Setup of run 1:
## bitonic_top
module bitonic_top
#(parameter NUM_INPUT = 16, DATA_WIDTH = 8)
(clk, reset, data_in, valid, done, data_out);
clock: 3.0 ns
lec_check: 0
cap_margin: 20
core_margin: 10
core_utilization: 40
gpl_timing_driven: 0
slew_margin: 20
run.sh (not shown) runs the stock make flow with config.mk's settings and CLKGATE_MAP_FILE=.
The flow did not stop early for run 1: all stages ran, and the layout cleared the timing, DRC and antenna checks.
Edits applied to the flow inputs when going from run 1 to run 2:
-- flow/config.mk --
<<< run 1, line 9
export CORE_MARGIN = 10
export CORE_UTILIZATION = 40
export GPL_TIMING_DRIVEN = 0
>>> run 2, line 9
export CORE_MARGIN = 2
export CORE_UTILIZATION = 66
==> flow/constraint.sdc <==
create_clock -name core_clock -period 1.71 [get_ports {clk}]
set_input_delay 0.3420 -clock core_clock [delete_from_list [all_inputs] [get_ports {clk}]]
set_output_delay 0.3420 -clock core_clock [all_outputs]
set_load 0.01 [all_outputs]
## What came out
The layout from run 2, despite a flow that completed every stage, fails the layout checks, with the failing checks listed as setup timing. Global-route wire length before repair went down by a few percent going from run 1 to run 2. From run 1 to run 2 the numbers moved as follows: number of search-and-repair iterations in the first detailed-routing pass went up 3; final critical-path share of the clock period went up 110 points; worst-case vdd ir drop went up about 110%; wire length went down 2400 um. Cmp run 2 vs run 1: total chip power higher in run 2.
The following lists how run 3 was set up differently from run 2:
-- flow/config.mk --
<<< run 2, line 8
export CAP_MARGIN = 20
>>> run 3, line 8
export CAP_MARGIN = 15
<<< run 2, line 10
export CORE_UTILIZATION = 66
>>> run 3, line 10
export CORE_UTILIZATION = 72
export CTS_CLUSTER_DIAMETER = 104
export HOLD_SLACK_MARGIN = -0.06
export SETUP_SLACK_MARGIN = -0.17
<<< run 2, line 12
>>> run 3, line 15
export TNS_END_PERCENT = 80
==> flow/constraint.sdc <==
create_clock -name core_clock -period 2.31 [get_ports {clk}]
set_input_delay 0.4620 -clock core_clock [delete_from_list [all_inputs] [get_ports {clk}]]
set_output_delay 0.4620 -clock core_clock [all_outputs]
set_load 0.01 [all_outputs]
==> results <==
Completing all stages was not enough for run 3: its layout failed the final checks because of setup timing. To summarise run 2: no stage aborted, but the layout did not pass its checks, failing on setup timing. Compared with run 2, run 3 shows a total power density per cell area that is 18% lower. Number of buffer cells added on primary ports came out exactly the same in run 2 and run 3. Run 3 against run 2: area occupied by registers flat; routed wire length down about 17%; initial antenna violation count down 21.
Input-level comparison between run 4 and run 3:
-- flow/config.mk --
<<< run 3, line 8
export CAP_MARGIN = 15
>>> run 4, line 8
export CAP_MARGIN = 20
<<< run 3, line 10
export CORE_UTILIZATION = 72
export CTS_CLUSTER_DIAMETER = 104
export HOLD_SLACK_MARGIN = -0.06
export SETUP_SLACK_MARGIN = -0.17
>>> run 4, line 10
export CORE_UTILIZATION = 65
export PLACE_DENSITY = 0.35
<<< run 3, line 15
export TNS_END_PERCENT = 80
>>> run 4, line 13
==> flow/constraint.sdc <==
create_clock -name core_clock -period 3.33 [get_ports {clk}]
set_input_delay 0.6660 -clock core_clock [delete_from_list [all_inputs] [get_ports {clk}]]
set_output_delay 0.6660 -clock core_clock [all_outputs]
set_load 0.01 [all_outputs]
Findings:
- Run 4 went all the way through the flow, and no timing, DRC or antenna check failed.
- Run 4 ended with less critical path depth than run 3.
- In the flow results for run 4 and run 3, the initial core utilization is larger on run 3.
- First-pass GRT wire length came out lower on run 4 than on run 3.
- Compared with run 3, run 4 shows via count of the first global-routing pass that has gone down by more than 10%.
- Run 4 vs run 3: worst slew margin relative to its limit down
- Of run 4 and run 3, it is run 4 that has the lower area occupied by multi-input gates.
Here is what was changed in the inputs of run 5 compared with run 4.
-- flow/config.mk --
<<< run 4, line 8
export CAP_MARGIN = 20
>>> run 5, line 8
export CAP_MARGIN = 5
<<< run 4, line 10
export CORE_UTILIZATION = 65
export PLACE_DENSITY = 0.35
>>> run 5, line 10
export CORE_UTILIZATION = 72
<<< run 4, line 13
>>> run 5, line 12
export TNS_END_PERCENT = 5
==> flow/constraint.sdc <==
create_clock -name core_clock -period 2.45 [get_ports {clk}]
set_input_delay 0.4900 -clock core_clock [delete_from_list [all_inputs] [get_ports {clk}]]
set_output_delay 0.4900 -clock core_clock [all_outputs]
set_load 0.01 [all_outputs]
Notes after the runs:
Relative to run 4, height of the die has decreased by about 5% in run 5.
Run 5: total net switching power 2.9 mW above run 4
[run 5 vs run 4] worst hold slack: lower in run 5
Status run 5: flow complete, layout not clean - setup timing
When run 5 is measured against run 4, its post-layout utilization of the core turns out 12 points higher.
Final worst-path setup slack down 400 ps in run 5 wrt run 4


## run A
Starting RTL as in the previous note.
clock: 2.79 ns
lec_check: 0
cap_margin: 20
core_margin: 2
core_utilization: 40
slew_margin: 20
Edits applied to the flow inputs when going from run A to run B:
-- flow/config.mk --
<<< run A, line 8
export CAP_MARGIN = 20
>>> run B, line 8
export CAP_MARGIN = 10
<<< run A, line 10
export CORE_UTILIZATION = 40
>>> run B, line 10
export CORE_UTILIZATION = 72
export SETUP_SLACK_MARGIN = 0.7
==> flow/constraint.sdc <==
create_clock -name core_clock -period 2.45 [get_ports {clk}]
set_input_delay 0.4900 -clock core_clock [delete_from_list [all_inputs] [get_ports {clk}]]
set_output_delay 0.4900 -clock core_clock [all_outputs]
set_load 0.01 [all_outputs]
==> results <==
Summary of the comparison: floorplan-stage core utilization is higher in run B, relative to run A. Width of the die: lower on run B. Run B: ODB-0269 in 5_1_grt -> run aborted. Comparing the two runs side by side, run B comes out ahead of run A on total half-perimeter wirelength after legalization and detailed placement. Number of sinks on the clock net: run B vs run A identical. The synthesized netlist cell count on run B is in line with that on run A.
[inputs] run C vs run B
-- flow/config.mk --
<<< run B, line 8
>>> run C, line 8
export ABC_AREA = 1
<<< run B, line 11
export SETUP_SLACK_MARGIN = 0.7
>>> run C, line 12
export CTS_CLUSTER_DIAMETER = 213
export CTS_CLUSTER_SIZE = 15
==> flow/constraint.sdc <==
create_clock -name core_clock -period 2.29 [get_ports {clk}]
set_input_delay 0.4580 -clock core_clock [delete_from_list [all_inputs] [get_ports {clk}]]
set_output_delay 0.4580 -clock core_clock [all_outputs]
set_load 0.01 [all_outputs]
==> comparison <==
- The final report for run C shows a completed flow and a layout that fails verification, specifically negative setup slack.
- Between run B and run C, the flow reports area after synthesis decreasing by a little under 10%.
- Run C vs. run B: cell count after synthesis saw an increase; arithmetic-cell share of the synthesized area counting full adders, half adders and majority gates now larger.
[inputs] run D vs run C
-- flow/config.mk --
<<< run C, line 8
export ABC_AREA = 1
export CAP_MARGIN = 10
>>> run D, line 8
export CAP_MARGIN = 5
<<< run C, line 12
export CTS_CLUSTER_DIAMETER = 213
export CTS_CLUSTER_SIZE = 15
>>> run D, line 11
export CTS_CLUSTER_DIAMETER = 397
export CTS_CLUSTER_SIZE = 51
export PLACE_DENSITY_LB_ADDON = 0.0
export SETUP_SLACK_MARGIN = 0.2
==> flow/constraint.sdc <==
create_clock -name core_clock -period 0.661 [get_ports {clk}]
set_input_delay 0.1322 -clock core_clock [delete_from_list [all_inputs] [get_ports {clk}]]
set_output_delay 0.1322 -clock core_clock [all_outputs]
set_load 0.01 [all_outputs]
Results
Run D vs run C: multiplexer share of the synthesized area up in run D
In run D, number of cells in the yosys synthesis report is lower than in run C.
Comparing compound-gate portion of the synthesized area for run C and run D, the smaller number came from run C.
Run C -> run D: synthesized cell count decreased by more than 10%
Diff run C -> run D: post-CTS setup repair buffer count grew by 42, post-synth area from yosys stat grew by 7.8%.
Run D: aborted in 5_1_grt (tool error)
On area of the placeable core: run D sits above run C.
Die area grows by a little under 10% when moving from run C to run D.
On part of the Yosys area used for sequential elements: run D sits below run C.
What run D reported for HPWL after detailed placement has to be multiplied by 0.73 to get the figure for run C.
Looking at basic-gate share of the synthesized area counting and, or, nand and nor cells across run C and run D, the one that comes out lower is run D.


Starting RTL as in the previous note.
Design bitonic_top, start of the top module:
module bitonic_top
#(parameter NUM_INPUT = 16, DATA_WIDTH = 8)
(clk, reset, data_in, valid, done, data_out);
Settings: LEC_CHECK=0, CAP_MARGIN=20, CORE_MARGIN=8, CORE_UTILIZATION=68, CTS_CLUSTER_SIZE=14, GPL_TIMING_DRIVEN=0, HOLD_SLACK_MARGIN=-0.05, PLACE_DENSITY_LB_ADDON=0.11, SLEW_MARGIN=25; clock period 3.0 ns.
The baseline finished but failed the layout checks on setup timing.
Change:
Settings changed: CORE_MARGIN 8 to 2, CORE_UTILIZATION 68 to 48, CTS_CLUSTER_SIZE 14 to default, GPL_TIMING_DRIVEN 0 to default, HOLD_SLACK_MARGIN -0.05 to default, PLACE_DENSITY_LB_ADDON 0.11 to default, SLEW_MARGIN 25 to 20.
Clock period 3.0 ns to 2.79 ns, I/O delays scaled along.
What happened: With this change the flow went through all stages and came out clean. Clock skew went down by 0.031 ns. Worst hold slack degrades by 0.060 ns. Cell area is about the same. Sequential power came out higher by about 7%. Via count decreases by 11%. Final cell count rose by 2.4%. Clock-buffer cell count came out higher by 5. Worst setup slack is better by 0.12 ns.
Change:
Settings changed: CORE_UTILIZATION 48 to 40, SETUP_SLACK_MARGIN from default to 0.59.
=> Sequential power stays flat; final area went up by 4.3%; worst setup slack gets better by 0.28 ns; global-route usage goes down by 4.5 points; utilization went down by 7.2 points.
Change:
Settings changed: CORE_UTILIZATION 40 to 72, PLACE_DENSITY from default to 0.95, SETUP_SLACK_MARGIN 0.59 to default.
Clock period 2.79 ns to 2.45 ns, I/O delays scaled along.
The changed run never finished: it broke off in 5_1_grt with GRT-0232.
Area after synthesis stays the same.
Die size goes down by well over a third.
Synthesized cell count does not change.
Change:
Settings changed: CAP_MARGIN 20 to 15, PLACE_DENSITY 0.95 to default, SETUP_SLACK_MARGIN from default to 0.31.
Effect: The new run finished but fails on setup timing; die area is unchanged; area after synthesis is unchanged; synthesized cell count is unchanged.
Power and IR drop assume default switching activity.
